--- design/flow/config.mk ---
export PLATFORM = sky130hd
export DESIGN_NAME = FIR_low_pass_filter
export DESIGN_NICKNAME = FIR_low_pass_filter
export VERILOG_FILES = /design/flow/design.v
export SDC_FILE = /design/flow/constraint.sdc
export NUM_CORES = 4
export LEC_CHECK = 0
export ABC_AREA = 1
export CAP_MARGIN = 20
export CORE_MARGIN = 2
export CORE_UTILIZATION = 71
export CTS_CLUSTER_DIAMETER = 206
export HOLD_SLACK_MARGIN = -0.08
export PLACE_DENSITY_LB_ADDON = 0.09
export SETUP_SLACK_MARGIN = 1.12
export SLEW_MARGIN = 20
--- design/flow/constraint.sdc ---
create_clock -name core_clock -period 3.92 [get_ports {clk}]
set_input_delay 0.7840 -clock core_clock [delete_from_list [all_inputs] [get_ports {clk}]]
set_output_delay 0.7840 -clock core_clock [all_outputs]
set_load 0.01 [all_outputs]
--- design/flow/design.v ---
module FIR_low_pass_filter(
	input clk,
	input rst,
	input [7:0]FIR_IN,
	output reg [16:0]FIR_OUT
);
reg[7:0] delay_pipeline1;
reg[7:0] delay_pipeline2;
reg[7:0] delay_pipeline3;
reg[7:0] delay_pipeline4;
reg[7:0] delay_pipeline5;
reg[7:0] delay_pipeline6;
reg[7:0] delay_pipeline7;
reg[7:0] delay_pipeline8;
reg[7:0] delay_pipeline9;
wire[7:0] coeff1 = 8'd7;	 
wire[7:0] coeff2 = 8'd5;
wire[7:0] coeff3 = 8'd51;
wire[7:0] coeff4 = 8'd135;
wire[7:0] coeff5 = 8'd179;
wire[7:0] coeff6 = 8'd135;
wire[7:0] coeff7 = 8'd51;
wire[7:0] coeff8 = 8'd5;
wire[7:0] coeff9 = 8'd7;
reg signed [16:0] multi_data1 ; 
reg signed [16:0] multi_data2 ;
reg signed [16:0] multi_data3 ;
reg signed [16:0] multi_data4 ;
reg signed [16:0] multi_data5 ;
reg signed [16:0] multi_data6 ;
reg signed [16:0] multi_data7 ;
reg signed [16:0] multi_data8 ;
reg signed [16:0] multi_data9 ;
always@(posedge clk or negedge rst)
if(!rst)
begin
	delay_pipeline1 <= 8'b0 ;
	delay_pipeline2 <= 8'b0 ;
	delay_pipeline3 <= 8'b0 ;
	delay_pipeline4 <= 8'b0 ;
	delay_pipeline5 <= 8'b0 ;
	delay_pipeline6 <= 8'b0 ;
	delay_pipeline7 <= 8'b0 ;
	delay_pipeline8 <= 8'b0 ;
	delay_pipeline9 <= 8'b0 ;
end
else
begin
	delay_pipeline1 <= FIR_IN;
	delay_pipeline2 <= delay_pipeline1 ;
	delay_pipeline3 <= delay_pipeline2 ;
	delay_pipeline4 <= delay_pipeline3 ;
	delay_pipeline5 <= delay_pipeline4 ;
	delay_pipeline6 <= delay_pipeline5 ;
	delay_pipeline7 <= delay_pipeline6 ;
	delay_pipeline8 <= delay_pipeline7 ;
	delay_pipeline9 <= delay_pipeline8 ;
end
always@(posedge clk or negedge rst)  
	if(!rst)
		multi_data1 <= 17'b0 ;
	else
		multi_data1 <= delay_pipeline1*coeff1 ;
always@(posedge clk or negedge rst)  
	if(!rst)
		multi_data2 <= 17'b0 ;
	else
		multi_data2 <= delay_pipeline2*coeff2 ;
always@(posedge clk or negedge rst)  
	if(!rst)
		multi_data3 <= 17'b0 ;
	else
		multi_data3 <= delay_pipeline3*coeff3 ;
always@(posedge clk or negedge rst)  
	if(!rst)
		multi_data4 <= 17'b0 ;
	else
		multi_data4 <= delay_pipeline4*coeff4 ;
always@(posedge clk or negedge rst)  
	if(!rst)
		multi_data5 <= 17'b0 ;
	else
		multi_data5 <= delay_pipeline5*coeff5 ;
always@(posedge clk or negedge rst)  
	if(!rst)
		multi_data6 <= 17'b0 ;
	else
		multi_data6 <= delay_pipeline6*coeff6 ;
always@(posedge clk or negedge rst)  
	if(!rst)
		multi_data7 <= 17'b0 ;
	else
		multi_data7 <= delay_pipeline7*coeff7 ;
always@(posedge clk or negedge rst)  
	if(!rst)
		multi_data8 <= 17'b0 ;
	else
		multi_data8 <= delay_pipeline8*coeff8 ;
always@(posedge clk or negedge rst)  
	if(!rst)
		multi_data9 <= 17'b0 ;
	else
		multi_data9 <= delay_pipeline9*coeff9 ;
always@(posedge clk or negedge rst)
	if(!rst)
		FIR_OUT <= 16'b0 ;
	else
		FIR_OUT <= multi_data1 + multi_data2 + multi_data3 + multi_data4 +multi_data5 + multi_data6 + multi_data7 + multi_data8 + multi_data9 ;
endmodule
--- design/flow/run.sh ---
#!/bin/bash
# the make line also repeats each setting of config.mk as NAME=value (left out here)
make -C /OpenROAD-flow-scripts/flow DESIGN_CONFIG=/design/flow/config.mk WORK_HOME=/design/flow/orfs CLKGATE_MAP_FILE= finish
==> results.txt, run 1 <==
Top cells by area -> dfrtp_1 (32%), fa_1 (19%), ha_1 (19%)
via count -> 13.5k
max-slew violations -> 0
max_cap viols -> 0
relative slew slack -> 42.2%
Fmax -> 251 MHz
RR Startpoint -> multi_data7[10]
ys cells -> 1611
Core Box Area -> 21200 sq um
top area contributor share -> 32.2%
die width -> 151 um
Cells after Synth -> 1611
Final period util -> 101%
Mux area share -> 0%
Synth logic family -> adder cells
CTS clk-pin slew, worst paths -> 0.09 ns
global route total overflow -> 0
adder-cell share of the synthesized area -> 38.8%
first-pass detailed-route iteration total -> 9
I/O pins -> 27
antenna violations before repair -> 2
Max Buffers Root-to-Sink -> 2
EDFF count, synth -> 0
outcome -> finished with violations
Via density -> 6.64
unrepaired setup endpoints after global routing -> yes
Crit-path slowest cell -> fa_2
final setup vio count -> 2
Crit path arrival time -> 4.39 ns
Final Cell Area -> 19600 sq um
FF-to-FF setup slack -> -0.06 ns
tool warnings -> 43
vias in the first global route -> 12.8k
crit path capture -> FIR_OUT[15]
fin util -> 92.4%
hold buffers post-CTS -> 0
Worst-Skew Late Latency -> 0.47 ns
post-synth cell types -> 27
ys async rst share -> 100%
Blocking Checks -> negative setup slack
worst clock skew -> 0.0201 ns
synth warn -> 1
synth cell count leaders -> inv_1 (415), nand2_1 (286), ha_1 (239)
count leader, synth -> inv_1
WP data required -> 4.33 ns
Synth Seq Share -> 32.2%
Initial DRC Count -> 1855
Area growth syn-to-layout -> 26.6%
post-synthesis cell area -> 15400 sq um
DRC viols -> 0
Fin. Hold Viols -> 0
H-tree Lvls -> 4
gpl congestion -> 0.905
dominant cell type by area after synthesis -> dfrtp_1
Post-DP Area -> 16300 sq um
AO/OA Area Share -> 3.05%
Main synth FF type -> dfrtp_1
CTS tree -> yes
Yosys Chip Area -> 15400 sq um
worst r2r dst -> FIR_OUT[15]
root buf cell -> clkbuf_16
syn_area_per_cell -> 9.59 sq um
Nets at Floorplan -> 2010
Site Rows -> 53
Post-Synth Simple-Gate Area -> 12.4%
xor/xnor share -> 3.35%
CP endpoint kind -> register
CTS Buf Count -> 17
Critical path origin -> multi_data7[10]
dpl hpwl -> 27800 um
Total GRT Usage -> 39.4%
minimum clock period -> 3.98 ns
ys flops -> 199
Final WS setup -> -0.0587 ns
CP max FO -> 4
fp_density -> 73.0%
Layout Nets -> 2147
first-pass GRT wire length -> 66600 um
CP startpoint kind -> register
Final ANT Viol Nets -> 0
critical path depth -> 15
clk sinks -> 199
chip area -> 22900 sq um
die height -> 151 um
depth of the worst register-to-register path -> 15
critical-path cell list -> fa_2 -> fa_2 -> fa_1 -> inv_2 -> fa_1 -> inv_2 -> ha_4 -> nand2_4 -> inv_4 -> nand2_4 -> nor3_4 -> nand2_2 -> nand2_2 -> nand2_1 -> nand2_1
Least-Margin Pin Slew -> 0.867 ns
largest net degree at the start of global routing -> 102
total routed wirelength -> 55900 um
# port buffers -> 26
slowest stage delay, CP -> 0.69 ns
Crit path max-delay family -> adder cells
routed len/inst -> 27.4 um
CP Class -> reg2reg
sum of buffers and inverters on the critical path -> 3
worst hold path type -> in2async
## timing repair
item,in CTS,in global routing
setup buffers,51,35
endpoints found under the setup margin,59,57
pin swaps,101,151
gates resized,194,273
## per-layer routing
layer | wire, um | track usage [%] | vias to the layer above | share of wire, %
met3 | 6270 | 7.60 | 555 | 11
met1 | 17900 | 47.3 | 6437 | 32
met2 | 25400 | 67.9 | 1341 | 46
met5 | 30 | 0 | - | 0.054
li1 | - | - | 5186 | -
met4 | 6270 | 20.1 | 4 | 11
## cell type report
class,instances,area [sq um]
multi-input cells,996,10900
flip-flops and latches,199,5010
fillers,617,1600
inverters,416,1570
repair buffers,118,1070
clock buffers,17,425
well taps,275,344
clock inverters,15,195
diodes,1,2.50
## per-stage QoR
stage	setup slack [ns]	instances	setup TNS (ns)	hold slack, ns
5_1_grt	-0.0763	2036	-0.156	0.439
2_1_floorplan	0.400	1611	0	0.360
3_5_place_dp	0.177	1918	0	0.402
6_report	-0.0587	2037	-0.0831	0.409
3_3_place_gp	0.263	1918	0	0.398
4_1_cts	0.293	2001	0	0.424
==> run 2: changes to the inputs <==
CTS_CLUSTER_DIAMETER = 387   (was 206)
CTS_CLUSTER_SIZE = 18   (was unset)
HOLD_SLACK_MARGIN = 0.3   (was -0.08)
SETUP_SLACK_MARGIN = unset   (was 1.12)
clock period = 3.25 ns   (was 3.92 ns; I/O delays follow)
==> run 2 against run 1 <==
  * The layout still fails its checks (negative setup slack)
  * Cell area shrank 8.8%
  * Clock skew down 0.0042 ns
  * Synthesized cell count is the same
  * Core utilization is 8.1 points lower
  * Critical path depth unchanged
==> results.txt, run 2 <==
outcome -> finished with violations (unchanged)
Blocking Checks -> negative setup slack (unchanged)
Fin. Hold Viols -> 0 (unchanged)
Synth logic family -> adder cells (unchanged)
Main synth FF type -> dfrtp_1 (unchanged)
critical-path cell list -> fa_1 -> fa_1 -> fa_1 -> inv_1 -> fa_1 -> inv_1 -> ha_4 -> nand2_2 -> nand2_2 -> nand2_1 -> nand3_4 -> nand2_2 -> nand2_1 -> nand2_1 -> nand2_1 (was fa_2 -> fa_2 -> fa_1 -> inv_2 -> fa_1 -> inv_2 -> ha_4 -> nand2_4 -> inv_4 -> nand2_4 -> nor3_4 -> nand2_2 -> nand2_2 -> nand2_1 -> nand2_1)
Least-Margin Pin Slew -> 0.620 ns (was 0.867 ns)
synth cell count leaders -> inv_1 (415), nand2_1 (286), ha_1 (239) (unchanged)
H-tree Lvls -> 4 (unchanged)
sum of buffers and inverters on the critical path -> 2 (was 3)
Final Cell Area -> 17800 sq um (was 19600 sq um)
AO/OA Area Share -> 3.05% (unchanged)
Via density -> 5.55 (was 6.64)
Layout Nets -> 2114 (was 2147)
RR Startpoint -> multi_data4[5] (was multi_data7[10])
Final period util -> 115% (was 101%)
critical path depth -> 15 (unchanged)
Hold EP -> delay_pipeline9[1]
# port buffers -> 26 (unchanged)
via count -> 11.1k (was 13.5k)
FF-to-FF setup slack -> -0.48 ns (was -0.06 ns)
Yosys Chip Area -> 15400 sq um (unchanged)
antenna violations before repair -> 1 (was 2)
routed len/inst -> 18.9 um (was 27.4 um)
die width -> 151 um (unchanged)
Crit-path slowest cell -> fa_1 (was fa_2)
vias in the first global route -> 11.9k (was 12.8k)
total routed wirelength -> 37800 um (was 55900 um)
xor/xnor share -> 3.35% (unchanged)
Post-Synth Simple-Gate Area -> 12.4% (unchanged)
Mux area share -> 0% (unchanged)
Site Rows -> 53 (unchanged)
Post-Layout Cell Count -> 2004 (was 2037)
Cells after Synth -> 1611 (unchanged)
Max Buffers Root-to-Sink -> 2 (unchanged)
first-pass detailed-route iteration total -> 5 (was 9)
post-synth cell types -> 27 (unchanged)
depth of the worst register-to-register path -> 15 (unchanged)
post-synthesis cell area -> 15400 sq um (unchanged)
min-delay src -> delay_pipeline8[1]
tool warnings -> 39 (was 43)
slowest stage delay, CP -> 0.64 ns (was 0.69 ns)
Initial DRC Count -> 655 (was 1855)
DRC viols -> 0 (unchanged)
unrepaired setup endpoints after global routing -> yes (unchanged)
EDFF count, synth -> 0 (unchanged)
dpl hpwl -> 28900 um (was 27800 um)
Worst-Skew Late Latency -> 0.45 ns (was 0.47 ns)
grt peak-use layer -> met2 (unchanged)
final setup vio count -> 21 (was 2)
worst r2r dst -> FIR_OUT[16] (was FIR_OUT[15])
gpl congestion -> 0.912 (was 0.905)
Core Box Area -> 21200 sq um (unchanged)
Total GRT Usage -> 34.6% (was 39.4%)
CP Class -> reg2reg (unchanged)
WP data required -> 3.60 ns (was 4.33 ns)
Final WS setup -> -0.477 ns (was -0.0587 ns)
fp_density -> 73.0% (unchanged)
die height -> 151 um (unchanged)
Crit path max-delay family -> adder cells (unchanged)
syn_area_per_cell -> 9.59 sq um (unchanged)
count leader, synth -> inv_1 (unchanged)
GRT met2 Usage -> 60.3% (was 67.9%)
dominant cell type by area after synthesis -> dfrtp_1 (unchanged)
Area growth syn-to-layout -> 15.5% (was 26.6%)
chip area -> 22900 sq um (unchanged)
routing usage on met1 -> 41.6% (was 47.3%)
worst clock skew -> 0.0159 ns (was 0.0201 ns)
max-slew violations -> 0 (unchanged)
synth warn -> 1 (unchanged)
CTS Buf Count -> 17 (unchanged)
first-pass GRT wire length -> 58800 um (was 66600 um)
crit path capture -> FIR_OUT[16] (was FIR_OUT[15])
ys cells -> 1611 (unchanged)
Post-DP Area -> 16600 sq um (was 16300 sq um)
ys async rst share -> 100% (unchanged)
setup_tns -> -6.87 ns (was -0.0831 ns)
Crit path arrival time -> 4.08 ns (was 4.39 ns)
global route total overflow -> 0 (unchanged)
Final ANT Viol Nets -> 0 (unchanged)
CP max FO -> 4 (unchanged)
clk sinks -> 199 (unchanged)
largest net degree at the start of global routing -> 76 (was 102)
fin util -> 84.3% (was 92.4%)
CTS clk-pin slew, worst paths -> 0.09 ns (about the same)
worst hold path type -> reg2reg (was in2async)
minimum clock period -> 3.73 ns (was 3.98 ns)
CP startpoint kind -> register (unchanged)
M3 GR Usage -> 7.16% (was 7.60%)
Synth Seq Share -> 32.2% (unchanged)
Top cells by area -> dfrtp_1 (32%), fa_1 (19%), ha_1 (19%) (unchanged)
top area contributor share -> 32.2% (unchanged)
root buf cell -> clkbuf_16 (unchanged)
Fmax -> 268 MHz (was 251 MHz)
adder-cell share of the synthesized area -> 38.8% (unchanged)
DP Worst Slack -> -0.458 ns (was 0.177 ns)
CP endpoint kind -> register (unchanged)
ys flops -> 199 (unchanged)
I/O pins -> 27 (unchanged)
Critical path origin -> multi_data4[5] (was multi_data7[10])
Worst Hold Path Cells -> 0
Placed Instances -> 1965 (was 1918)
max_cap viols -> 0 (unchanged)
Nets at Floorplan -> 2010 (unchanged)
relative slew slack -> 58.6% (was 42.2%)
CTS tree -> yes (unchanged)
## run 2: routing by layer
layer,vias to the layer above,wire length (um)
li1,5120,-
met1,5477,14500
met2,396,19200
met3,128,2150
met4,0,1870
met5,-,0
## run 2: cell type report
class                   count  area [sq um]
clock inverters            14           163
clock buffers              18           429
multi-input cells         996          9580
diodes                      1          2.50
repair buffers             85           768
inverters                 416          1560
flip-flops and latches    199          4980
well taps                 275           344
fillers                  1177          3320
## run 2: metrics by stage
step                hold slack, ns
floorplan                    0.354
global placement             0.379
detailed placement           0.381
CTS                          0.397
global route                 0.417
finish                       0.409
## run 2: timing repair
item / 4_1_cts / 5_1_grt
buffers inserted: 4 / 4
hold buffers: 1 / 0
gates resized: 77 / 81
endpoints found under the hold margin: 71 / 0
pin swaps: 62 / 50
gates cloned: 0 / 0
setup endpoints to repair: 22 / 32
==> run 3: changes to the inputs <==
ABC_AREA = unset   (was 1)
CAP_MARGIN = 5   (was 20)
CELL_PAD_IN_SITES_GLOBAL_PLACEMENT = 0   (was unset)
CORE_MARGIN = 6   (was 2)
CORE_UTILIZATION = 40   (was 71)
CTS_CLUSTER_DIAMETER = 304   (was 387)
CTS_CLUSTER_SIZE = 94   (was 18)
GPL_ROUTABILITY_DRIVEN = 0   (was unset)
GPL_TIMING_DRIVEN = 0   (was unset)
HOLD_SLACK_MARGIN = -0.08   (was 0.3)
MAX_ROUTING_LAYER = met5   (was unset)
PLACE_DENSITY_LB_ADDON = unset   (was 0.09)
SETUP_SLACK_MARGIN = 1.54   (was unset)
SLEW_MARGIN = 10   (was 20)
clock period = 7.0 ns   (was 3.25 ns; I/O delays follow)
==> run 3 against run 2 <==
  * The run now finishes clean
  * Fmax is 23% lower
  * Worst hold slack got worse by 0.017 ns
  * Cell count fell by 11%
  * Register-to-register slack gained 2.6 ns
  * Synthesized cell count shrank 21%
  * Global-route usage shrank 20 points
  * Flip-flop count unchanged
  * Via count decreased by 25%
  * Setup slack gained 2.6 ns
==> results.txt, run 3 <==
CP max FO -> 4 (unchanged)
critical-path cell list -> inv_1 -> fa_1 -> inv_1 -> fa_1 -> fa_1 -> inv_1 -> fa_1 -> inv_1 -> ha_1 -> inv_1 -> fa_1 -> nor2b_4 -> o31a_1 -> o41ai_4 -> or2_4 -> nor2_1 -> a211oi_1 (was fa_1 -> fa_1 -> fa_1 -> inv_1 -> fa_1 -> inv_1 -> ha_4 -> nand2_2 -> nand2_2 -> nand2_1 -> nand3_4 -> nand2_2 -> nand2_1 -> nand2_1 -> nand2_1)
# port buffers -> 26 (unchanged)
count leader, synth -> inv_1 (unchanged)
Final period util -> 69.5% (was 115%)
Post-Layout Cell Count -> 1785 (was 2004)
CP Class -> reg2reg (unchanged)
post-synthesis cell area -> 14500 sq um (was 15400 sq um)
hold buffers post-CTS -> 0 (was 1)
root buf cell -> clkbuf_16 (unchanged)
I/O pins -> 27 (unchanged)
DRC viols -> 0 (unchanged)
Post-CTS Resized -> 0 (was 77)
Layout Nets -> 1710 (was 2114)
fp_density -> 40.7% (was 73.0%)
outcome -> finished clean (was finished with violations)
ys flops -> 199 (unchanged)
RR Startpoint -> delay_pipeline3[1] (was multi_data4[5])
Mux area share -> 0.0689% (was 0%)
sum of buffers and inverters on the critical path -> 5 (was 2)
clk sinks -> 199 (unchanged)
Total GRT Usage -> 14.7% (was 34.6%)
CTS Buf Count -> 17 (unchanged)
Worst-Skew Late Latency -> 0.44 ns (was 0.45 ns)
ys cells -> 1265 (was 1611)
via count -> 8390 (was 11.1k)
Area growth syn-to-layout -> 9.81% (was 15.5%)
Fmax -> 206 MHz (was 268 MHz)
H-tree Lvls -> 4 (unchanged)
post-synth cell types -> 48 (was 27)
min-delay src -> delay_pipeline2[1] (was delay_pipeline8[1])
EDFF count, synth -> 0 (unchanged)
depth of the worst register-to-register path -> 17 (was 15)
Hold EP -> delay_pipeline3[1] (was delay_pipeline9[1])
slowest stage delay, CP -> 0.54 ns (was 0.64 ns)
worst r2r dst -> FIR_OUT[14] (was FIR_OUT[16])
global route total overflow -> 0 (unchanged)
max_cap viols -> 0 (unchanged)
WP data required -> 7.28 ns (was 3.60 ns)
Final ANT Viol Nets -> 0 (unchanged)
dpl hpwl -> 22800 um (was 28900 um)
Post-CTS Setup Inserts -> 0 (was 4)
n_diodes -> 0 (was 1)
Nets at Floorplan -> 1664 (was 2010)
ys async rst share -> 100% (unchanged)
vias in the first global route -> 9174 (was 11.9k)
worst clock skew -> 0.0147 ns (was 0.0159 ns)
Top cells by area -> dfrtp_1 (34%), fa_1 (21%), ha_1 (21%) (was dfrtp_1 (32%), fa_1 (19%), ha_1 (19%))
unrepaired setup endpoints after global routing -> no (was yes)
minimum clock period -> 4.87 ns (was 3.73 ns)
Main synth FF type -> dfrtp_1 (unchanged)
Least-Margin Pin Slew -> 0.692 ns (was 0.620 ns)
largest net degree at the start of global routing -> 113 (was 76)
top area contributor share -> 34.3% (was 32.2%)
Max Buffers Root-to-Sink -> 2 (unchanged)
fin util -> 44.7% (was 84.3%)
tool warnings -> 38 (was 39)
synth cell count leaders -> inv_1 (308), ha_1 (239), dfrtp_1 (199) (was inv_1 (415), nand2_1 (286), ha_1 (239))
CP endpoint kind -> register (unchanged)
Core Box Area -> 35700 sq um (was 21200 sq um)
die height -> 203 um (was 151 um)
Synth Seq Share -> 34.3% (was 32.2%)
Crit-path slowest cell -> fa_1 (unchanged)
hold slack -> 0.392 ns (was 0.409 ns)
Crit path arrival time -> 5.15 ns (was 4.08 ns)
CP startpoint kind -> register (unchanged)
AO/OA Area Share -> 7.77% (was 3.05%)
FF-to-FF setup slack -> 2.13 ns (was -0.48 ns)
Post-Synth Simple-Gate Area -> 3.60% (was 12.4%)
final setup vio count -> 0 (was 21)
CTS tree -> yes (unchanged)
number of fillers in the final layout -> 3320 (was 1177)
Critical path origin -> delay_pipeline3[1] (was multi_data4[5])
synth warn -> 1 (unchanged)
antenna violations before repair -> 2 (was 1)
die width -> 203 um (was 151 um)
first-pass detailed-route iteration total -> 5 (unchanged)
Crit path max-delay family -> adder cells (unchanged)
Via density -> 4.70 (was 5.55)
Placed Instances -> 1753 (was 1965)
routed len/inst -> 15.7 um (was 18.9 um)
worst hold path type -> reg2reg (unchanged)
Worst Hold Path Cells -> 0 (unchanged)
chip area -> 41000 sq um (was 22900 sq um)
critical path depth -> 17 (was 15)
Final Cell Area -> 15900 sq um (was 17800 sq um)
Yosys Chip Area -> 14500 sq um (was 15400 sq um)
Fin. Hold Viols -> 0 (unchanged)
adder-cell share of the synthesized area -> 41.3% (was 38.8%)
Initial DRC Count -> 347 (was 655)
relative slew slack -> 53.9% (was 58.6%)
Post-DP Area -> 15400 sq um (was 16600 sq um)
crit path capture -> FIR_OUT[14] (was FIR_OUT[16])
dominant cell type by area after synthesis -> dfrtp_1 (unchanged)
Synth logic family -> adder cells (unchanged)
Cells after Synth -> 1265 (was 1611)
first-pass GRT wire length -> 47700 um (was 58800 um)
total routed wirelength -> 28000 um (was 37800 um)
syn_area_per_cell -> 11.5 sq um (was 9.59 sq um)
Site Rows -> 69 (was 53)
max-slew violations -> 0 (unchanged)
CTS clk-pin slew, worst paths -> 0.07 ns (was 0.09 ns)
xor/xnor share -> 5.01% (was 3.35%)
## run 3: through the flow
| stage | setup TNS, ns | worst slack (ns) |
|---|---|---|
| 3_3_place_gp | -760.30 | -3.84 |
| 2_1_floorplan | 0 | 2.71 |
| 3_5_place_dp | 0 | 2.13 |
| 4_1_cts | 0 | 2.06 |
| 6_report | 0 | 2.13 |
| 5_1_grt | 0 | 1.89 |
## run 3: metal layers
layer	routed length (um)	GRT usage, %	part of all wire (%)
met5	0	0	0
met4	326	3.46	1.2
met3	651	2.09	2.3
met2	13300	24.5	48
met1	13700	20.5	49
## run 3: cell type report
cell class	count	area [sq um]	share of cell area, %
clock buffer	19	443	2.78
clock inverter	13	113	0.706
tap	461	577	3.62
inverter	308	1160	7.25
buffer	1	3.75	0.0235
sequential	199	4980	31.2
timing repair buffer	27	293	1.84
multi-input combinational	757	8380	52.6
==> run 4: changes to the inputs <==
ABC_AREA = 0   (was unset)
CAP_MARGIN = 15   (was 5)
CELL_PAD_IN_SITES_DETAIL_PLACEMENT = 1   (was unset)
CELL_PAD_IN_SITES_GLOBAL_PLACEMENT = 2   (was 0)
CORE_ASPECT_RATIO = 1.92   (was unset)
CORE_MARGIN = 9   (was 6)
CTS_CLUSTER_DIAMETER = 203   (was 304)
CTS_CLUSTER_SIZE = 32   (was 94)
GPL_ROUTABILITY_DRIVEN = 1   (was 0)
GPL_TIMING_DRIVEN = unset   (was 0)
HOLD_SLACK_MARGIN = 0.09   (was -0.08)
MIN_ROUTING_LAYER = met2   (was unset)
PLACE_DENSITY_LB_ADDON = 0.14   (was unset)
SETUP_SLACK_MARGIN = 0.55   (was 1.54)
SLEW_MARGIN = 40   (was 10)
TNS_END_PERCENT = 15   (was unset)
clock period = 4.02 ns   (was 7.0 ns; I/O delays follow)
==> run 4 against run 3 <==
  * Setup slack lost 2.5 ns
  * Register-to-register slack lost 2.5 ns
  * Core utilization grew 3.1 points
  * Cell count grew 2.0%
  * Cell area grew 7.4%
  * Synthesized cell count is the same
  * Now fails the layout checks on negative setup slack
==> results.txt, run 4 <==
CP max FO -> 3 (was 4)
Blocking Checks -> negative setup slack
FF-to-FF setup slack -> -0.32 ns (was 2.13 ns)
global route total overflow -> 0 (unchanged)
register area -> 4990 sq um (was 4980 sq um)
CP Class -> reg2reg (unchanged)
Critical path origin -> multi_data3[2] (was delay_pipeline3[1])
Worst-Skew Late Latency -> 0.47 ns (was 0.44 ns)
Mux area share -> 0.0689% (unchanged)
die height -> 282 um (was 203 um)
sum of buffers and inverters on the critical path -> 6 (was 5)
routed len/inst -> 22.0 um (was 15.7 um)
CP startpoint kind -> register (unchanged)
synth cell count leaders -> inv_1 (308), ha_1 (239), dfrtp_1 (199) (unchanged)
gpl congestion -> 0.841
routed wl met3 -> 12200 um (was 651 um)
post-synthesis cell area -> 14500 sq um (unchanged)
Nets at Floorplan -> 1664 (unchanged)
fin util -> 47.9% (was 44.7%)
ys cells -> 1265 (unchanged)
vias in the first global route -> 14.9k (was 9174)
die width -> 156 um (was 203 um)
DP Worst Slack -> -0.339 ns (was 2.13 ns)
Final WS setup -> -0.323 ns (was 2.13 ns)
clk sinks -> 199 (unchanged)
setup_tns -> -2.12 ns (was 0 ns)
Area growth syn-to-layout -> 18.0% (was 9.81%)
Layout Nets -> 1765 (was 1710)
max-slew violations -> 0 (unchanged)
xor/xnor share -> 5.01% (unchanged)
Fin. Hold Viols -> 0 (unchanged)
count leader, synth -> inv_1 (unchanged)
Yosys Chip Area -> 14500 sq um (unchanged)
Max Buffers Root-to-Sink -> 2 (unchanged)
EDFF count, synth -> 0 (unchanged)
post-synth cell types -> 48 (unchanged)
WP data required -> 4.37 ns (was 7.28 ns)
WL met2 -> 25100 um (was 13300 um)
most used cell along the critical path -> inv_2
critical-path cell list -> inv_2 -> fa_1 -> inv_2 -> fa_1 -> fa_1 -> inv_2 -> fa_2 -> inv_2 -> ha_4 -> inv_2 -> fa_2 -> nor2b_4 -> o31a_1 -> o41ai_4 -> or2_4 -> buf_6 -> nand2_2 -> xor2_1 (was inv_1 -> fa_1 -> inv_1 -> fa_1 -> fa_1 -> inv_1 -> fa_1 -> inv_1 -> ha_1 -> inv_1 -> fa_1 -> nor2b_4 -> o31a_1 -> o41ai_4 -> or2_4 -> nor2_1 -> a211oi_1)
Core Box Area -> 35800 sq um (was 35700 sq um)
Least-Margin Pin Slew -> 0.810 ns (was 0.692 ns)
top area contributor share -> 34.3% (unchanged)
synth warn -> 1 (unchanged)
crit path capture -> FIR_OUT[12] (was FIR_OUT[14])
root buf cell -> clkbuf_16 (unchanged)
unrepaired setup endpoints after global routing -> yes (was no)
Site Rows -> 96 (was 69)
H-tree Lvls -> 4 (unchanged)
Via density -> 6.80 (was 4.70)
ys async rst share -> 100% (unchanged)
max_cap viols -> 0 (unchanged)
antenna violations before repair -> 0 (was 2)
Total GRT Usage -> 29.3% (was 14.7%)
CTS Buf Count -> 17 (unchanged)
fp_density -> 40.6% (was 40.7%)
Final period util -> 108% (was 69.5%)
worst clock skew -> 0.0118 ns (was 0.0147 ns)
Synth logic family -> adder cells (unchanged)
Final ANT Viol Nets -> 0 (unchanged)
chip area -> 43900 sq um (was 41000 sq um)
worst r2r dst -> FIR_OUT[12] (was FIR_OUT[14])
final setup vio count -> 9 (was 0)
Cells after Synth -> 1265 (unchanged)
Post-DP Area -> 15700 sq um (was 15400 sq um)
dpl hpwl -> 31600 um (was 22800 um)
Post-Synth Simple-Gate Area -> 3.60% (unchanged)
Initial DRC Count -> 1443 (was 347)
Top cells by area -> dfrtp_1 (34%), fa_1 (21%), ha_1 (21%) (unchanged)
Final Cell Area -> 17100 sq um (was 15900 sq um)
tool warnings -> 40 (was 38)
Main synth FF type -> dfrtp_1 (unchanged)
CP endpoint kind -> register (unchanged)
Crit path max-delay family -> adder cells (unchanged)
number of fillers in the final layout -> 3781 (was 3320)
Crit path arrival time -> 4.70 ns (was 5.15 ns)
uppermost routed layer -> met5 (was met4)
first-pass GRT wire length -> 62100 um (was 47700 um)
relative slew slack -> 46.0% (was 53.9%)
Fmax -> 230 MHz (was 206 MHz)
slowest stage delay, CP -> 0.54 ns (about the same)
dominant cell type by area after synthesis -> dfrtp_1 (unchanged)
worst hold path type -> in2async (was reg2reg)
via count -> 12.4k (was 8390)
AO/OA Area Share -> 7.77% (unchanged)
total routed wirelength -> 40000 um (was 28000 um)
Synth Seq Share -> 34.3% (unchanged)
# port buffers -> 26 (unchanged)
CTS tree -> yes (unchanged)
ys flops -> 199 (unchanged)
RR Startpoint -> multi_data3[2] (was delay_pipeline3[1])
hold buffers post-CTS -> 0 (unchanged)
Routed met1 length -> 0 um (was 13700 um)
syn_area_per_cell -> 11.5 sq um (unchanged)
Gate Area -> 9060 sq um (was 8380 sq um)
I/O pins -> 27 (unchanged)
Crit-path slowest cell -> fa_1 (unchanged)
largest net degree at the start of global routing -> 81 (was 113)
critical path depth -> 18 (was 17)
minimum clock period -> 4.34 ns (was 4.87 ns)
DRC viols -> 0 (unchanged)
depth of the worst register-to-register path -> 18 (was 17)
CTS clk-pin slew, worst paths -> 0.08 ns (was 0.07 ns)
adder-cell share of the synthesized area -> 41.3% (unchanged)
outcome -> finished with violations (was finished clean)
first-pass detailed-route iteration total -> 5 (unchanged)
## run 4: metal layers
metal  GRT usage, %  up-vias
li1               -     4180
met1              -     4754
met2           40.4     3261
met3           31.8      179
met4           5.68        2
met5           3.01        -
## run 4: area by class of cell
| type | count | share of cell area, % |
|---|---|---|
| clock inverters | 13 | 1.08 |
| clock buffers | 19 | 2.64 |
| multi-input cells | 757 | 52.9 |
| inverters | 308 | 6.75 |
| flip-flops and latches | 199 | 29.2 |
| diodes | 1 | 0.0146 |
| repair buffers | 83 | 4.24 |
| well taps | 441 | 3.22 |
## run 4: metrics by stage
stage	hold WS [ns]	std cells
2_1_floorplan	0.360	1265
3_3_place_gp	0.418	1783
3_5_place_dp	0.421	1783
4_1_cts	0.393	1817
5_1_grt	0.434	1820
6_report	0.385	1821
## run 4: what timing repair did
action                     in CTS  in global routing
setup endpoints to repair      30                 42
buffers inserted                2                  3
pin swaps                      50                 52
resized                        44                100
==> run 5: changes to the inputs <==
ABC_AREA = unset   (was 0)
CAP_MARGIN = 10   (was 15)
CELL_PAD_IN_SITES_DETAIL_PLACEMENT = unset   (was 1)
CELL_PAD_IN_SITES_GLOBAL_PLACEMENT = unset   (was 2)
CORE_ASPECT_RATIO = 0.72   (was 1.92)
CORE_MARGIN = 2   (was 9)
CORE_UTILIZATION = 34   (was 40)
CTS_CLUSTER_DIAMETER = unset   (was 203)
CTS_CLUSTER_SIZE = unset   (was 32)
GPL_ROUTABILITY_DRIVEN = unset   (was 1)
HOLD_SLACK_MARGIN = unset   (was 0.09)
MAX_ROUTING_LAYER = unset   (was met5)
MIN_ROUTING_LAYER = unset   (was met2)
PLACE_DENSITY = 0.7   (was unset)
PLACE_DENSITY_LB_ADDON = unset   (was 0.14)
SETUP_SLACK_MARGIN = 0.88   (was 0.55)
SLEW_MARGIN = 5   (was 40)
TNS_END_PERCENT = unset   (was 15)
clock period = 6.09 ns   (was 4.02 ns; I/O delays follow)
==> run 5 against run 4 <==
  * Now clean on timing, DRC and antenna
  * Core utilization fell by 9.7 points
  * Via count decreased by 31%
  * Synthesized area did not move
  * Sequential share of layout area increased by 1.7 points
  * Critical path type unchanged
  * Largest cell class unchanged
==> results.txt, run 5 <==
outcome -> finished clean (was finished with violations)
ys cells -> 1265 (unchanged)
Post-Synth Simple-Gate Area -> 3.60% (unchanged)
crit path capture -> FIR_OUT[16] (was FIR_OUT[12])
Cells after Synth -> 1265 (unchanged)
Fmax -> 218 MHz (was 230 MHz)
Top cells by area -> dfrtp_1 (34%), fa_1 (21%), ha_1 (21%) (unchanged)
hold slack -> 0.431 ns (was 0.385 ns)
worst clock skew -> 0.0158 ns (was 0.0118 ns)
DP Worst Slack -> 1.52 ns (was -0.339 ns)
relative slew slack -> 48.3% (was 46.0%)
Placed Instances -> 1852 (was 1783)
Mux area share -> 0.0689% (unchanged)
Post-CTS Resized -> 0 (was 44)
gpl congestion -> 0.871 (was 0.841)
largest net degree at the start of global routing -> 102 (was 81)
CTS tree -> yes (unchanged)
Nets at Floorplan -> 1664 (unchanged)
die width -> 248 um (was 156 um)
CTS Buf Count -> 17 (unchanged)
number of fillers in the final layout -> 4031 (was 3781)
Max Buffers Root-to-Sink -> 2 (unchanged)
FF-to-FF setup slack -> 1.51 ns (was -0.32 ns)
synth cell count leaders -> inv_1 (308), ha_1 (239), dfrtp_1 (199) (unchanged)
I/O pins -> 27 (unchanged)
Worst-Skew Late Latency -> 0.46 ns (was 0.47 ns)
Final Cell Area -> 16100 sq um (was 17100 sq um)
WP data required -> 6.43 ns (was 4.37 ns)
Synth logic family -> adder cells (unchanged)
ys flops -> 199 (unchanged)
Final WS setup -> 1.51 ns (was -0.323 ns)
critical path depth -> 17 (was 18)
post-synthesis cell area -> 14500 sq um (unchanged)
Core Box Area -> 42300 sq um (was 35800 sq um)
Total GRT Usage -> 14.4% (was 29.3%)
Initial DRC Count -> 641 (was 1443)
Final ANT Viol Nets -> 0 (unchanged)
Via density -> 4.54 (was 6.80)
Main synth FF type -> dfrtp_1 (unchanged)
uppermost routed layer -> met5 (unchanged)
Fin. Hold Viols -> 0 (unchanged)
AO/OA Area Share -> 7.77% (unchanged)
hold buffers post-CTS -> 0 (unchanged)
RR Startpoint -> multi_data1[2] (was multi_data3[2])
minimum clock period -> 4.58 ns (was 4.34 ns)
syn_area_per_cell -> 11.5 sq um (unchanged)
Post-Layout Cell Count -> 1884 (was 1821)
Area growth syn-to-layout -> 11.1% (was 18.0%)
routed len/inst -> 15.3 um (was 22.0 um)
Post-CTS Setup Inserts -> 0 (was 2)
CP endpoint kind -> register (unchanged)
first-pass detailed-route iteration total -> 5 (unchanged)
chip area -> 44400 sq um (was 43900 sq um)
Crit path arrival time -> 4.93 ns (was 4.70 ns)
via count -> 8550 (was 12.4k)
top area contributor share -> 34.3% (unchanged)
xor/xnor share -> 5.01% (unchanged)
global route total overflow -> 0 (unchanged)
# port buffers -> 26 (unchanged)
Least-Margin Pin Slew -> 0.775 ns (was 0.810 ns)
total routed wirelength -> 28800 um (was 40000 um)
first-pass GRT wire length -> 48600 um (was 62100 um)
Critical path origin -> multi_data1[2] (was multi_data3[2])
CP Class -> reg2reg (unchanged)
dominant cell type by area after synthesis -> dfrtp_1 (unchanged)
setup_tns -> 0 ns (was -2.12 ns)
CP startpoint kind -> register (unchanged)
sum of buffers and inverters on the critical path -> 5 (was 6)
slowest stage delay, CP -> 0.56 ns (was 0.54 ns)
ys async rst share -> 100% (unchanged)
critical-path cell list -> inv_1 -> fa_1 -> inv_1 -> fa_1 -> fa_1 -> inv_1 -> fa_1 -> inv_1 -> ha_1 -> inv_1 -> fa_1 -> nor2b_4 -> o31a_1 -> o41ai_4 -> or2_4 -> a41o_1 -> xnor2_1 (was inv_2 -> fa_1 -> inv_2 -> fa_1 -> fa_1 -> inv_2 -> fa_2 -> inv_2 -> ha_4 -> inv_2 -> fa_2 -> nor2b_4 -> o31a_1 -> o41ai_4 -> or2_4 -> buf_6 -> nand2_2 -> xor2_1)
vias in the first global route -> 9099 (was 14.9k)
post-synth cell types -> 48 (unchanged)
WL met2 -> 11600 um (was 25100 um)
Hold EP -> delay_pipeline8[1]
root buf cell -> clkbuf_16 (unchanged)
die height -> 179 um (was 282 um)
clk sinks -> 199 (unchanged)
Crit-path slowest cell -> fa_1 (unchanged)
EDFF count, synth -> 0 (unchanged)
unrepaired setup endpoints after global routing -> no (was yes)
Post-DP Area -> 15500 sq um (was 15700 sq um)
CTS clk-pin slew, worst paths -> 0.08 ns (about the same)
DRC viols -> 0 (unchanged)
Crit path max-delay family -> adder cells (unchanged)
Routed met1 length -> 15500 um (was 0 um)
n_diodes -> 0 (was 1)
H-tree Lvls -> 4 (unchanged)
worst hold path type -> reg2reg (was in2async)
antenna violations before repair -> 2 (was 0)
depth of the worst register-to-register path -> 17 (was 18)
adder-cell share of the synthesized area -> 41.3% (unchanged)
tool warnings -> 38 (was 40)
worst r2r dst -> FIR_OUT[16] (was FIR_OUT[12])
Yosys Chip Area -> 14500 sq um (unchanged)
max-slew violations -> 0 (unchanged)
routed wl met3 -> 1160 um (was 12200 um)
fp_density -> 34.3% (was 40.6%)
min-delay src -> delay_pipeline7[1]
Worst Hold Path Cells -> 0
synth warn -> 1 (unchanged)
max_cap viols -> 0 (unchanged)
Site Rows -> 64 (was 96)
Final period util -> 75.3% (was 108%)
dpl hpwl -> 23500 um (was 31600 um)
CP max FO -> 4 (was 3)
Layout Nets -> 1709 (was 1765)
final setup vio count -> 0 (was 9)
count leader, synth -> inv_1 (unchanged)
Synth Seq Share -> 34.3% (unchanged)
run 5: cell type report:
| class | instances | area (sq um) | area share, % |
|---|---|---|---|
| Multi-Input combinational cell | 757 | 8380 | 51.9 |
| Inverter | 308 | 1160 | 7.16 |
| Timing Repair Buffer | 27 | 284 | 1.76 |
| Clock buffer | 18 | 439 | 2.72 |
| Tap cell | 561 | 702 | 4.35 |
| Clock inverter | 14 | 198 | 1.22 |
| Sequential cell | 199 | 4980 | 30.9 |
run 5: stage by stage:
stage               util (%)
floorplan                  -
global placement        36.7
detailed placement      36.7
CTS                     38.2
global route            38.2
finish                  38.2
run 5: layer usage:
layer  GRT usage (%)  up-vias
met3            3.04       33
met5               0        -
met4            3.77        2
li1                -     4098
met1            22.3     4277
met2            20.0      140
==> run 6: changes to the inputs <==
ABC_AREA = 1   (was unset)
CAP_MARGIN = 20   (was 10)
CELL_PAD_IN_SITES_DETAIL_PLACEMENT = 0   (was unset)
CORE_ASPECT_RATIO = 1.05   (was 0.72)
CORE_UTILIZATION = 72   (was 34)
CTS_CLUSTER_DIAMETER = 101   (was unset)
CTS_CLUSTER_SIZE = 81   (was unset)
GPL_ROUTABILITY_DRIVEN = 0   (was unset)
HOLD_SLACK_MARGIN = -0.09   (was unset)
MAX_ROUTING_LAYER = met5   (was unset)
MIN_ROUTING_LAYER = met1   (was unset)
PLACE_DENSITY = unset   (was 0.7)
PLACE_DENSITY_LB_ADDON = 0.26   (was unset)
SETUP_SLACK_MARGIN = unset   (was 0.88)
SLEW_MARGIN = 20   (was 5)
TNS_END_PERCENT = 85   (was unset)
clock period = 2.53 ns   (was 6.09 ns; I/O delays follow)
==> run 6 against run 5 <==
  * Synthesized cell count increased by 27%
  * The run now fails in 5_1_grt
  * Die area decreased by 49%
  * Synthesized area increased by 6.4%
==> results.txt, run 6 <==
Post-DP Area -> 17800 sq um (was 15500 sq um)
clk sinks -> 199 (unchanged)
Mux area share -> 0% (was 0.0689%)
Core Box Area -> 20900 sq um (was 42300 sq um)
post-synthesis cell area -> 15400 sq um (was 14500 sq um)
Nets at Floorplan -> 2010 (was 1664)
Synth Seq Share -> 32.2% (was 34.3%)
# port buffers -> 26 (unchanged)
Main synth FF type -> dfrtp_1 (unchanged)
die width -> 147 um (was 248 um)
Post-Synth Simple-Gate Area -> 12.4% (was 3.60%)
outcome -> stopped before the end (was finished clean)
synth warn -> 1 (unchanged)
die height -> 154 um (was 179 um)
dominant cell type by area after synthesis -> dfrtp_1 (unchanged)
AO/OA Area Share -> 3.05% (was 7.77%)
I/O pins -> 27 (unchanged)
root buf cell -> clkbuf_16 (unchanged)
top area contributor share -> 32.2% (was 34.3%)
chip area -> 22600 sq um (was 44400 sq um)
H-tree Lvls -> 4 (unchanged)
synth cell count leaders -> inv_1 (415), nand2_1 (286), ha_1 (239) (was inv_1 (308), ha_1 (239), dfrtp_1 (199))
Total GRT Usage -> 72.3%
Cells after Synth -> 1611 (was 1265)
Site Rows -> 54 (was 64)
global route total overflow -> 6
EDFF count, synth -> 0 (unchanged)
Top cells by area -> dfrtp_1 (32%), fa_1 (19%), ha_1 (19%) (was dfrtp_1 (34%), fa_1 (21%), ha_1 (21%))
ys flops -> 199 (unchanged)
Placed Instances -> 2054 (was 1852)
Max Buffers Root-to-Sink -> 2 (unchanged)
count leader, synth -> inv_1 (unchanged)
CTS Buf Count -> 17 (unchanged)
Synth logic family -> adder cells (unchanged)
syn_area_per_cell -> 9.59 sq um (was 11.5 sq um)
ys cells -> 1611 (was 1265)
post-synth cell types -> 27 (was 48)
adder-cell share of the synthesized area -> 38.8% (was 41.3%)
Fail Step -> 5_1_grt
xor/xnor share -> 3.35% (was 5.01%)
fp_density -> 73.7% (was 34.3%)
ys async rst share -> 100% (unchanged)
Yosys Chip Area -> 15400 sq um (was 14500 sq um)
First Err -> [ERROR GRT-0116] Global routing finished with congestion. Check the congestion regions in the DRC Viewer.
dpl hpwl -> 32500 um (was 23500 um)
-- run 6: repair_timing --
item / CTS
setup endpoints to repair: 69
cloned: 0
endpoints found under the hold margin: 0
buffers inserted: 42
pin swaps: 179
resized: 294
hold buffers: 0
-- run 6: metrics by stage --
stage	hold WS, ns	setup slack (ns)
floorplan	0.210	-0.968
global placement	0.397	-1.03
detailed placement	0.392	-1.22
CTS	0.0650	-1.18
-- run 6: layer usage --
metal	track usage (%)	overflow
met1	71.6	0
met2	92.6	3
met3	52.5	0
met5	14.8	0
met4	75.3	3
==> run 7: changes to the inputs <==
ABC_AREA = unset   (was 1)
CELL_PAD_IN_SITES_DETAIL_PLACEMENT = unset   (was 0)
CORE_ASPECT_RATIO = unset   (was 1.05)
CTS_CLUSTER_DIAMETER = unset   (was 101)
CTS_CLUSTER_SIZE = 49   (was 81)
GPL_ROUTABILITY_DRIVEN = unset   (was 0)
HOLD_SLACK_MARGIN = unset   (was -0.09)
MAX_ROUTING_LAYER = unset   (was met5)
MIN_ROUTING_LAYER = unset   (was met1)
PLACE_DENSITY_LB_ADDON = 0.01   (was 0.26)
TNS_END_PERCENT = unset   (was 85)
clock period = 5.48 ns   (was 2.53 ns; I/O delays follow)
==> run 7 against run 6 <==
  * Now clean on timing, DRC and antenna
  * Synthesized cell count down 21%
  * Die area down 5.8%
  * Synthesized area down 6.0%
==> results.txt, run 7 <==
Hold EP -> delay_pipeline9[1]
Yosys Chip Area -> 14500 sq um (was 15400 sq um)
Post-CTS Setup Inserts -> 0 (was 42)
ys flops -> 199 (unchanged)
Initial DRC Count -> 509
# port buffers -> 26 (unchanged)
max-slew violations -> 0
Top cells by area -> dfrtp_1 (34%), fa_1 (21%), ha_1 (21%) (was dfrtp_1 (32%), fa_1 (19%), ha_1 (19%))
Critical path origin -> multi_data1[2]
sum of buffers and inverters on the critical path -> 5
I/O pins -> 27 (unchanged)
gpl congestion -> 0.901
Area growth syn-to-layout -> 8.51%
synth warn -> 1 (unchanged)
critical path depth -> 17
CP max FO -> 4
Mux area share -> 0.0689% (was 0%)
Synth Seq Share -> 34.3% (was 32.2%)
final setup vio count -> 0
CTS tree -> yes
CP Class -> reg2reg
relative slew slack -> 51.7%
H-tree Lvls -> 4 (unchanged)
worst r2r dst -> FIR_OUT[16]
setup_tns -> 0 ns
crit path capture -> FIR_OUT[16]
die width -> 146 um (was 147 um)
max_cap viols -> 0
antenna violations before repair -> 0
dominant cell type by area after synthesis -> dfrtp_1 (unchanged)
worst clock skew -> 0.0154 ns
ys async rst share -> 100% (unchanged)
depth of the worst register-to-register path -> 17
synth cell count leaders -> inv_1 (308), ha_1 (239), dfrtp_1 (199) (was inv_1 (415), nand2_1 (286), ha_1 (239))
Synth logic family -> adder cells (unchanged)
total routed wirelength -> 28900 um
Final ANT Viol Nets -> 0
ys cells -> 1265 (was 1611)
clk sinks -> 199 (unchanged)
global route total overflow -> 0
largest net degree at the start of global routing -> 135
Via density -> 5.54
Fmax -> 220 MHz
EDFF count, synth -> 0 (unchanged)
slowest stage delay, CP -> 0.55 ns
chip area -> 21300 sq um (was 22600 sq um)
FF-to-FF setup slack -> 0.92 ns
hold slack -> 0.415 ns
dpl hpwl -> 22900 um (was 32500 um)
Crit-path slowest cell -> fa_1
unrepaired setup endpoints after global routing -> no
xor/xnor share -> 5.01% (was 3.35%)
Post-CTS Resized -> 0 (was 294)
fp_density -> 73.9% (was 73.7%)
die height -> 146 um (was 154 um)
first-pass detailed-route iteration total -> 5
n_diodes -> 0
DRC viols -> 0
adder-cell share of the synthesized area -> 41.3% (was 38.8%)
outcome -> finished clean (was stopped before the end)
routed len/inst -> 18.2 um
count leader, synth -> inv_1 (unchanged)
Fin. Hold Viols -> 0
Site Rows -> 51 (was 54)
Max Buffers Root-to-Sink -> 2 (unchanged)
Core Box Area -> 19700 sq um (was 20900 sq um)
via count -> 8790
tool warnings -> 39
hold buffers post-CTS -> 0 (unchanged)
min-delay src -> delay_pipeline8[1]
post-synth cell types -> 48 (was 27)
Worst Hold Path Cells -> 0
minimum clock period -> 4.56 ns
Main synth FF type -> dfrtp_1 (unchanged)
post-synthesis cell area -> 14500 sq um (was 15400 sq um)
Cells after Synth -> 1265 (was 1611)
RR Startpoint -> multi_data1[2]
Worst-Skew Late Latency -> 0.45 ns
CTS Buf Count -> 17 (unchanged)
CP endpoint kind -> register
CP startpoint kind -> register
WP data required -> 5.79 ns
Least-Margin Pin Slew -> 0.725 ns
syn_area_per_cell -> 11.5 sq um (was 9.59 sq um)
Crit path arrival time -> 4.86 ns
Crit path max-delay family -> adder cells
critical-path cell list -> inv_1 -> fa_1 -> inv_1 -> fa_1 -> fa_1 -> inv_1 -> fa_1 -> inv_1 -> ha_1 -> inv_1 -> fa_1 -> nor2b_4 -> o31a_1 -> o41ai_4 -> or2_4 -> a41o_1 -> xnor2_1
Nets at Floorplan -> 1664 (was 2010)
Final period util -> 83.1%
first-pass GRT wire length -> 49400 um
vias in the first global route -> 9485
CTS clk-pin slew, worst paths -> 0.08 ns
top area contributor share -> 34.3% (was 32.2%)
AO/OA Area Share -> 7.77% (was 3.05%)
Post-Synth Simple-Gate Area -> 3.60% (was 12.4%)
Layout Nets -> 1709
root buf cell -> clkbuf_16 (unchanged)
Total GRT Usage -> 30.2%
worst hold path type -> reg2reg
run 7: metal layers:
layer	vias to the layer above	part of all wire, %	global-route usage (%)
met5	-	0	0
met1	4484	45	42.5
met3	36	4.1	5.38
met2	152	49	50.4
met4	0	1.6	6.12
li1	4118	-	-
run 7: final cells by class:
type,count,area [sq um]
Timing Repair Buffer,27,284
Clock buffer,17,425
Clock inverter,15,199
Inverter,308,1160
Sequential cell,199,4980
Multi-Input combinational cell,757,8380
Tap cell,265,332
Fill cell,1190,3900
run 7: through the flow:
step	instances	utilization, %	setup WS (ns)	cell area [sq um]
floorplan	1265	-	1.19	14500
global placement	1556	77.0	1.04	15100
detailed placement	1556	77.0	0.923	15100
CTS	1588	80.2	0.925	15800
global route	1588	80.2	0.711	15800
finish	1588	80.2	0.924	15800
==> run 8: changes to the inputs <==
ABC_AREA = 1   (was unset)
CORE_UTILIZATION = 71   (was 72)
CTS_CLUSTER_DIAMETER = 372   (was unset)
CTS_CLUSTER_SIZE = 99   (was 49)
PLACE_DENSITY_LB_ADDON = unset   (was 0.01)
clock period = 5.31 ns   (was 5.48 ns; I/O delays follow)
==> run 8 against run 7 <==
  * Cell area rose by 5.7%
  * Die area is 7.6% higher
  * Critical endpoint is now FIR_OUT[13]
  * First-iteration DRC count is 1.2% higher
  * Largest cell class unchanged
==> results.txt, run 8 <==
Least-Margin Pin Slew -> 0.681 ns (was 0.725 ns)
DRC viols -> 0 (unchanged)
Synth Seq Share -> 32.2% (was 34.3%)
CTS clk-pin slew, worst paths -> 0.08 ns (about the same)
Core Box Area -> 21200 sq um (was 19700 sq um)
FF-to-FF setup slack -> 1.45 ns (was 0.92 ns)
first-pass GRT wire length -> 53300 um (was 49400 um)
CP startpoint kind -> register (unchanged)
dominant cell type by area after synthesis -> dfrtp_1 (unchanged)
Post-CTS Setup Inserts -> 0 (unchanged)
tool warnings -> 40 (was 39)
Fin. Hold Viols -> 0 (unchanged)
crit path capture -> FIR_OUT[13] (was FIR_OUT[16])
gpl congestion -> 0.938 (was 0.901)
Post-Synth Simple-Gate Area -> 12.4% (was 3.60%)
number of fillers in the final layout -> 1464 (was 1190)
Hold EP -> delay_pipeline3[1] (was delay_pipeline9[1])
sum of buffers and inverters on the critical path -> 4 (was 5)
final setup vio count -> 0 (unchanged)
Mux area share -> 0% (was 0.0689%)
dpl hpwl -> 26600 um (was 22900 um)
max-slew violations -> 0 (unchanged)
CP max FO -> 5 (was 4)
Layout Nets -> 2056 (was 1709)
ys flops -> 199 (unchanged)
min-delay src -> delay_pipeline2[1] (was delay_pipeline8[1])
Initial DRC Count -> 515 (was 509)
Fmax -> 259 MHz (was 220 MHz)
adder-cell share of the synthesized area -> 38.8% (was 41.3%)
antenna violations before repair -> 1 (was 0)
Nets at Floorplan -> 2010 (was 1664)
unrepaired setup endpoints after global routing -> no (unchanged)
Synth logic family -> adder cells (unchanged)
critical path depth -> 15 (was 17)
hold buffers post-CTS -> 0 (unchanged)
Post-DP Area -> 16100 sq um (was 15100 sq um)
critical-path cell list -> inv_1 -> fa_1 -> fa_1 -> inv_1 -> fa_1 -> inv_1 -> fa_1 -> inv_1 -> ha_1 -> nand2_1 -> nor2_1 -> nor2_1 -> nand3_1 -> nand2_1 -> nand2_1 (was inv_1 -> fa_1 -> inv_1 -> fa_1 -> fa_1 -> inv_1 -> fa_1 -> inv_1 -> ha_1 -> inv_1 -> fa_1 -> nor2b_4 -> o31a_1 -> o41ai_4 -> or2_4 -> a41o_1 -> xnor2_1)
vias in the first global route -> 10.7k (was 9485)
outcome -> finished clean (unchanged)
Post-CTS Resized -> 0 (unchanged)
setup_tns -> 0 ns (unchanged)
minimum clock period -> 3.86 ns (was 4.56 ns)
Final ANT Viol Nets -> 0 (unchanged)
EDFF count, synth -> 0 (unchanged)
Worst Hold Path Cells -> 0 (unchanged)
root buf cell -> clkbuf_16 (unchanged)
relative slew slack -> 54.6% (was 51.7%)
ys cells -> 1611 (was 1265)
first-pass detailed-route iteration total -> 7 (was 5)
fin util -> 78.8% (was 80.2%)
routed len/inst -> 16.7 um (was 18.2 um)
register area -> 4980 sq um (unchanged)
Total GRT Usage -> 31.3% (was 30.2%)
Gate Area -> 8900 sq um (was 8380 sq um)
worst r2r dst -> FIR_OUT[13] (was FIR_OUT[16])
synth cell count leaders -> inv_1 (415), nand2_1 (286), ha_1 (239) (was inv_1 (308), ha_1 (239), dfrtp_1 (199))
Top cells by area -> dfrtp_1 (32%), fa_1 (19%), ha_1 (19%) (was dfrtp_1 (34%), fa_1 (21%), ha_1 (21%))
chip area -> 22900 sq um (was 21300 sq um)
syn_area_per_cell -> 9.59 sq um (was 11.5 sq um)
count leader, synth -> inv_1 (unchanged)
CTS Buf Count -> 17 (unchanged)
Crit path arrival time -> 4.20 ns (was 4.86 ns)
via count -> 10.4k (was 8790)
Site Rows -> 53 (was 51)
slowest stage delay, CP -> 0.57 ns (was 0.55 ns)
die width -> 151 um (was 146 um)
H-tree Lvls -> 4 (unchanged)
Main synth FF type -> dfrtp_1 (unchanged)
CTS tree -> yes (unchanged)
post-synth cell types -> 27 (was 48)
xor/xnor share -> 3.35% (was 5.01%)
Area growth syn-to-layout -> 7.90% (was 8.51%)
clk sinks -> 199 (unchanged)
Worst-Skew Late Latency -> 0.44 ns (was 0.45 ns)
worst hold path type -> reg2reg (unchanged)
depth of the worst register-to-register path -> 15 (was 17)
WP data required -> 5.65 ns (was 5.79 ns)
ys async rst share -> 100% (unchanged)
RR Startpoint -> multi_data3[12] (was multi_data1[2])
worst clock skew -> 0.0138 ns (was 0.0154 ns)
total routed wirelength -> 32500 um (was 28900 um)
synth warn -> 1 (unchanged)
Final Cell Area -> 16700 sq um (was 15800 sq um)
AO/OA Area Share -> 3.05% (was 7.77%)
Crit path max-delay family -> adder cells (unchanged)
Critical path origin -> multi_data3[12] (was multi_data1[2])
Cells after Synth -> 1611 (was 1265)
Crit-path slowest cell -> fa_1 (unchanged)
largest net degree at the start of global routing -> 130 (was 135)
CP Class -> reg2reg (unchanged)
post-synthesis cell area -> 15400 sq um (was 14500 sq um)
die height -> 151 um (was 146 um)
Via density -> 5.35 (was 5.54)
I/O pins -> 27 (unchanged)
max_cap viols -> 0 (unchanged)
CP endpoint kind -> register (unchanged)
top area contributor share -> 32.2% (was 34.3%)
Yosys Chip Area -> 15400 sq um (was 14500 sq um)
# port buffers -> 26 (unchanged)
Max Buffers Root-to-Sink -> 2 (unchanged)
fp_density -> 73.0% (was 73.9%)
n_diodes -> 0 (unchanged)
Final period util -> 72.8% (was 83.1%)
global route total overflow -> 0 (unchanged)
-- run 8: layer usage --
| layer | GRT usage [%] | part of all wire, % | wire [um] | vias to the layer above |
|---|---|---|---|---|
| li1 | - | - | - | 5013 |
| met1 | 42.5 | 44 | 14200 | 5060 |
| met2 | 52.7 | 49 | 15900 | 260 |
| met3 | 3.83 | 4.2 | 1350 | 76 |
| met4 | 10.7 | 3.2 | 1040 | 2 |
| met5 | 0 | 0.040 | 13 | - |
-- run 8: cell type report --
cell class | count | area share (%)
Multi-Input combinational cell | 996 | 53.4
Sequential cell | 199 | 29.9
Inverter | 416 | 9.37
Clock buffer | 17 | 2.55
Tap cell | 275 | 2.06
Timing Repair Buffer | 27 | 1.70
Clock inverter | 15 | 0.999
-- run 8: stage by stage --
step / hold WS (ns) / instances / setup WS, ns
after detailed placement: 0.398 / 1913 / 1.46
final: 0.414 / 1945 / 1.45
after global placement: 0.400 / 1913 / 1.52
after global routing: 0.420 / 1945 / 1.22
after CTS: 0.418 / 1945 / 1.43
after floorplan: 0.360 / 1611 / 1.66
